==> 01-13 <==
==> flow/design.v <==
module fifo #(
    parameter DEPTH = 32,          
    parameter DATA_WIDTH = 8,      
    parameter PTR_SIZE = 5
) (
    input  wire                   clk,
    input  wire                   rst,
    input  wire                   wr_en,
    input  wire                   re_en,
    input  wire [DATA_WIDTH-1:0]  data_in,
    output wire [DATA_WIDTH-1:0]  data_out,
    output wire                   empty,
    output wire                   full
);
    reg [DATA_WIDTH-1:0] memory [0:DEPTH-1];
    reg [PTR_SIZE-1:0] wr_ptr;
    reg [PTR_SIZE-1:0] rd_ptr;
    reg empty_reg;
    reg full_reg;
    integer i;
    wire wr_fire = wr_en && !full_reg;
    wire rd_fire = re_en && !empty_reg;
    wire [PTR_SIZE-1:0] used = wr_ptr - rd_ptr;
    always @ (posedge clk or posedge rst) begin
        if (rst)
            wr_ptr <= 0;
        else if (wr_fire)
            wr_ptr <= wr_ptr + 1;
    end
    always @ (posedge clk or posedge rst) begin
        if (rst)
            empty_reg <= 1;
        else if (wr_fire && !rd_fire)
            empty_reg <= 0;
        else if (rd_fire && !wr_fire && (used == 1))
            empty_reg <= 1;
    end
    always @ (posedge clk or posedge rst) begin
        if (rst)
            full_reg <= 0;
        else if (wr_fire && !rd_fire && (used == DEPTH - 1))
            full_reg <= 1;
        else if (rd_fire && !wr_fire)
            full_reg <= 0;
    end
    always @ (posedge clk or posedge rst) begin
        if (rst)
            rd_ptr <= 0;
        else if (rd_fire)
            rd_ptr <= rd_ptr + 1;
    end
    always @ (posedge clk or posedge rst) begin
        if (rst) begin
            for (i = 0; i < DEPTH; i = i + 1)
                memory[i] <= {DATA_WIDTH{1'b0}};
        end else if (wr_fire)
            memory[wr_ptr[$clog2(DEPTH)-1:0]] <= data_in;
    end
    assign data_out = (empty_reg) ? {DATA_WIDTH{1'bx}} : memory[rd_ptr[$clog2(DEPTH)-1:0]];
    assign empty = empty_reg;
    assign full  = full_reg;
endmodule
module multiplier #(
    parameter DATA_WIDTH    = 8,                   
    parameter PRODUCT_WIDTH = DATA_WIDTH * 2
) (
    input  wire [DATA_WIDTH-1:0] in1,         
    input  wire [DATA_WIDTH-1:0] in2,          
    output wire [PRODUCT_WIDTH-1:0] product 
);
    assign product = in1 * in2;
endmodule
module adder #(
    parameter DATA_WIDTH = 8,              
    parameter SUM_WIDTH  = DATA_WIDTH + 1   
)(
    input  wire [DATA_WIDTH-1:0] in1,        
    input  wire [DATA_WIDTH-1:0] in2,        
    output wire [SUM_WIDTH-1:0] sum          
);
    assign sum = in1 + in2;
endmodule
module component (
    input  wire         clk,
    input  wire         rst,
    input  wire [31:0]  fifo1_data_in,
    input  wire [31:0]  fifo2_data_in,
    input  wire [31:0]  fifo3_data_in,
    input  wire         fifo1_write_en,
    input  wire         fifo2_write_en,
    input  wire         fifo3_write_en,
    input  wire         fifo1_read_en,
    input  wire         fifo2_read_en,
    input  wire         fifo3_read_en,
    output wire [31:0]  result_out,
    output wire         fifo1_empty,
    output wire         fifo2_empty,
    output wire         fifo3_empty,
    output wire         fifo1_full,
    output wire         fifo2_full,
    output wire         fifo3_full
);
    wire [31:0] fifo1_data_out;
    wire [31:0] fifo2_data_out;
    wire [31:0] fifo3_data_out;
    wire [31:0] mult_result;
    fifo #(
        .DEPTH(16),
        .DATA_WIDTH(32),
        .PTR_SIZE(5)
    ) fifo1_inst (
        .clk(clk),
        .rst(rst),
        .wr_en(fifo1_write_en),
        .re_en(fifo1_read_en),
        .data_in(fifo1_data_in),
        .data_out(fifo1_data_out),
        .empty(fifo1_empty),
        .full(fifo1_full)
    );
    fifo #(
        .DEPTH(16),
        .DATA_WIDTH(32),
        .PTR_SIZE(5)
    ) fifo2_inst (
        .clk(clk),
        .rst(rst),
        .wr_en(fifo2_write_en),
        .re_en(fifo2_read_en),
        .data_in(fifo2_data_in),
        .data_out(fifo2_data_out),
        .empty(fifo2_empty),
        .full(fifo2_full)
    );
    fifo #(
        .DEPTH(16),
        .DATA_WIDTH(32),
        .PTR_SIZE(5)
    ) fifo3_inst (
        .clk(clk),
        .rst(rst),
        .wr_en(fifo3_write_en),
        .re_en(fifo3_read_en),
        .data_in(fifo3_data_in),
        .data_out(fifo3_data_out),
        .empty(fifo3_empty),
        .full(fifo3_full)
    );
    multiplier #(
        .DATA_WIDTH(32),
        .PRODUCT_WIDTH(32)
    ) mult_inst (
        .in1(fifo1_data_out),
        .in2(fifo2_data_out),
        .product(mult_result)
    );
    adder #(
        .DATA_WIDTH(32),
        .SUM_WIDTH(32)
    ) adder_inst (
        .in1(mult_result),
        .in2(fifo3_data_out),
        .sum(result_out)
    );
endmodule
==> flow/run.sh <==
#!/bin/bash
# the make line also repeats each setting of config.mk as NAME=value (left out here)
make -C /OpenROAD-flow-scripts/flow DESIGN_CONFIG=/design/flow/config.mk WORK_HOME=/design/flow/orfs CLKGATE_MAP_FILE= finish
==> flow/config.mk <==
export PLATFORM = sky130hd
export DESIGN_NAME = component
export DESIGN_NICKNAME = component
export VERILOG_FILES = /design/flow/design.v
export SDC_FILE = /design/flow/constraint.sdc
export NUM_CORES = 4
export LEC_CHECK = 0
export ABC_AREA = 0
export CAP_MARGIN = 20
export CELL_PAD_IN_SITES_DETAIL_PLACEMENT = 1
export CELL_PAD_IN_SITES_GLOBAL_PLACEMENT = 3
export CORE_ASPECT_RATIO = 0.52
export CORE_MARGIN = 4
export CORE_UTILIZATION = 43
export CTS_CLUSTER_DIAMETER = 28
export GPL_ROUTABILITY_DRIVEN = 1
export GPL_TIMING_DRIVEN = 1
export MAX_ROUTING_LAYER = met4
export MIN_ROUTING_LAYER = met1
export PLACE_DENSITY = 0.94
export SETUP_SLACK_MARGIN = 0.88
export SLEW_MARGIN = 30
export TNS_END_PERCENT = 45
==> flow/constraint.sdc <==
create_clock -name core_clock -period 17.8 [get_ports {clk}]
set_input_delay 3.5600 -clock core_clock [delete_from_list [all_inputs] [get_ports {clk}]]
set_output_delay 3.5600 -clock core_clock [all_outputs]
set_load 0.01 [all_outputs]
==> 05-22 (differences from 01-13) <==
ABC_AREA = not set   (was 0)
CELL_PAD_IN_SITES_DETAIL_PLACEMENT = not set   (was 1)
CELL_PAD_IN_SITES_GLOBAL_PLACEMENT = not set   (was 3)
CORE_ASPECT_RATIO = not set   (was 0.52)
CORE_MARGIN = 2   (was 4)
CORE_UTILIZATION = 72   (was 43)
CTS_CLUSTER_DIAMETER = not set   (was 28)
CTS_CLUSTER_SIZE = 60   (was not set)
GPL_ROUTABILITY_DRIVEN = not set   (was 1)
GPL_TIMING_DRIVEN = not set   (was 1)
HOLD_SLACK_MARGIN = 0.29   (was not set)
MAX_ROUTING_LAYER = not set   (was met4)
MIN_ROUTING_LAYER = not set   (was met1)
PLACE_DENSITY = not set   (was 0.94)
PLACE_DENSITY_LB_ADDON = 0.01   (was not set)
SETUP_SLACK_MARGIN = 2.02   (was 0.88)
SLEW_MARGIN = 40   (was 30)
TNS_END_PERCENT = not set   (was 45)
==> flow/constraint.sdc (replaced) <==
create_clock -name core_clock -period 7.09 [get_ports {clk}]
set_input_delay 1.4180 -clock core_clock [delete_from_list [all_inputs] [get_ports {clk}]]
set_output_delay 1.4180 -clock core_clock [all_outputs]
set_load 0.01 [all_outputs]
==> 09-05 (differences from 01-13) <==
ABC_AREA = not set   (was 0)
CELL_PAD_IN_SITES_GLOBAL_PLACEMENT = 2   (was 3)
CORE_ASPECT_RATIO = not set   (was 0.52)
MAX_ROUTING_LAYER = met5   (was met4)
TNS_END_PERCENT = 55   (was 45)
==> 04-18 (differences from 01-13) <==
ABC_AREA = not set   (was 0)
CELL_PAD_IN_SITES_DETAIL_PLACEMENT = not set   (was 1)
CELL_PAD_IN_SITES_GLOBAL_PLACEMENT = not set   (was 3)
CORE_ASPECT_RATIO = not set   (was 0.52)
CORE_MARGIN = 2   (was 4)
CORE_UTILIZATION = 58   (was 43)
CTS_CLUSTER_DIAMETER = 37   (was 28)
GPL_ROUTABILITY_DRIVEN = not set   (was 1)
GPL_TIMING_DRIVEN = not set   (was 1)
MAX_ROUTING_LAYER = not set   (was met4)
MIN_ROUTING_LAYER = not set   (was met1)
PLACE_DENSITY = 0.6   (was 0.94)
SETUP_SLACK_MARGIN = not set   (was 0.88)
SLEW_MARGIN = 20   (was 30)
TNS_END_PERCENT = 5   (was 45)
==> flow/constraint.sdc (replaced) <==
create_clock -name core_clock -period 10.3 [get_ports {clk}]
set_input_delay 2.0600 -clock core_clock [delete_from_list [all_inputs] [get_ports {clk}]]
set_output_delay 2.0600 -clock core_clock [all_outputs]
set_load 0.01 [all_outputs]
==> comparison <==
09-05 went through all stages and came out clean. 01-13 completed with no timing, DRC or antenna violations. 04-18 produced a layout that fails on setup timing. 05-22 finished with setup timing left.
Of 01-13 and 04-18, 01-13 has the higher first-iteration DRC count (gap 17%, measured against 04-18).
Global-route usage: 05-22 > 04-18 > 09-05 > 01-13.
Of 01-13 and 09-05, 01-13 has the higher non-clock buffer count (gap 9).
Worst hold slack: 05-22 is higher than 04-18 (0.0065 ns).
Against 01-13, the count of clock-buffer cells in the layout of 05-22 is lower by 142.
Between 04-18 and 09-05, the lower final cell count is in 04-18 (gap 2.5%, measured against 09-05).
==> figures <==
Global placer's final weighted congestion: 05-22 0.988; 04-18 0.929; 09-05 0.862; 01-13 0.875
Status: 05-22 complete, but fails checks; 04-18 complete, but fails checks; 09-05 no timing/DRC/antenna violations; 01-13 no timing/DRC/antenna violations
Violated checks: 05-22 setup timing; 04-18 setup timing; 09-05 -; 01-13 -
Launch point of the worst hold path: 05-22 fifo1_inst.rd_ptr[4]; 04-18 fifo2_inst.wr_ptr[4]; 09-05 fifo1_inst.memory[1][2]; 01-13 fifo3_inst.wr_ptr[4]
Met1 Track Usage GR: 05-22 0.596; 04-18 0.513; 09-05 0.375; 01-13 0.455
Max layer used: 05-22 met5; 04-18 met5; 09-05 met5; 01-13 met4
Total number of cells along the worst setup path: 05-22 40; 04-18 36; 09-05 29; 01-13 32
Logic share of the area: 05-22 0.436; 04-18 0.418; 09-05 0.420; 01-13 0.430
Delay of the slowest cell on the worst path: 05-22 0.58 ns; 04-18 0.59 ns; 09-05 0.97 ns; 01-13 0.82 ns
Cell count after placement: 05-22 9,096; 04-18 9,393; 09-05 9,540; 01-13 9,590
Buffers plus inverters on the worst setup path: 05-22 13; 04-18 12; 09-05 5; 01-13 8
Number of standard-cell rows in the floorplan: 05-22 127; 04-18 141; 09-05 164; 01-13 118
Register clock-pin slew on the reported worst setup and hold paths: 05-22 0.06 ns; 04-18 0.05 ns; 09-05 0.05 ns; 01-13 0.05 ns
Clock Network Area Fraction: 05-22 0.0506; 04-18 0.0858; 09-05 0.123; 01-13 0.100
Largest net degree at the start of global routing: 05-22 158; 04-18 162; 09-05 158; 01-13 182
Post-CTS Repair Setup Buffers: 05-22 89; 04-18 67; 09-05 0; 01-13 0
Post-layout util: 05-22 0.866; 04-18 0.721; 09-05 0.520; 01-13 0.509
WHS: 05-22 0.495 ns; 04-18 0.489 ns; 09-05 0.499 ns; 01-13 0.492 ns
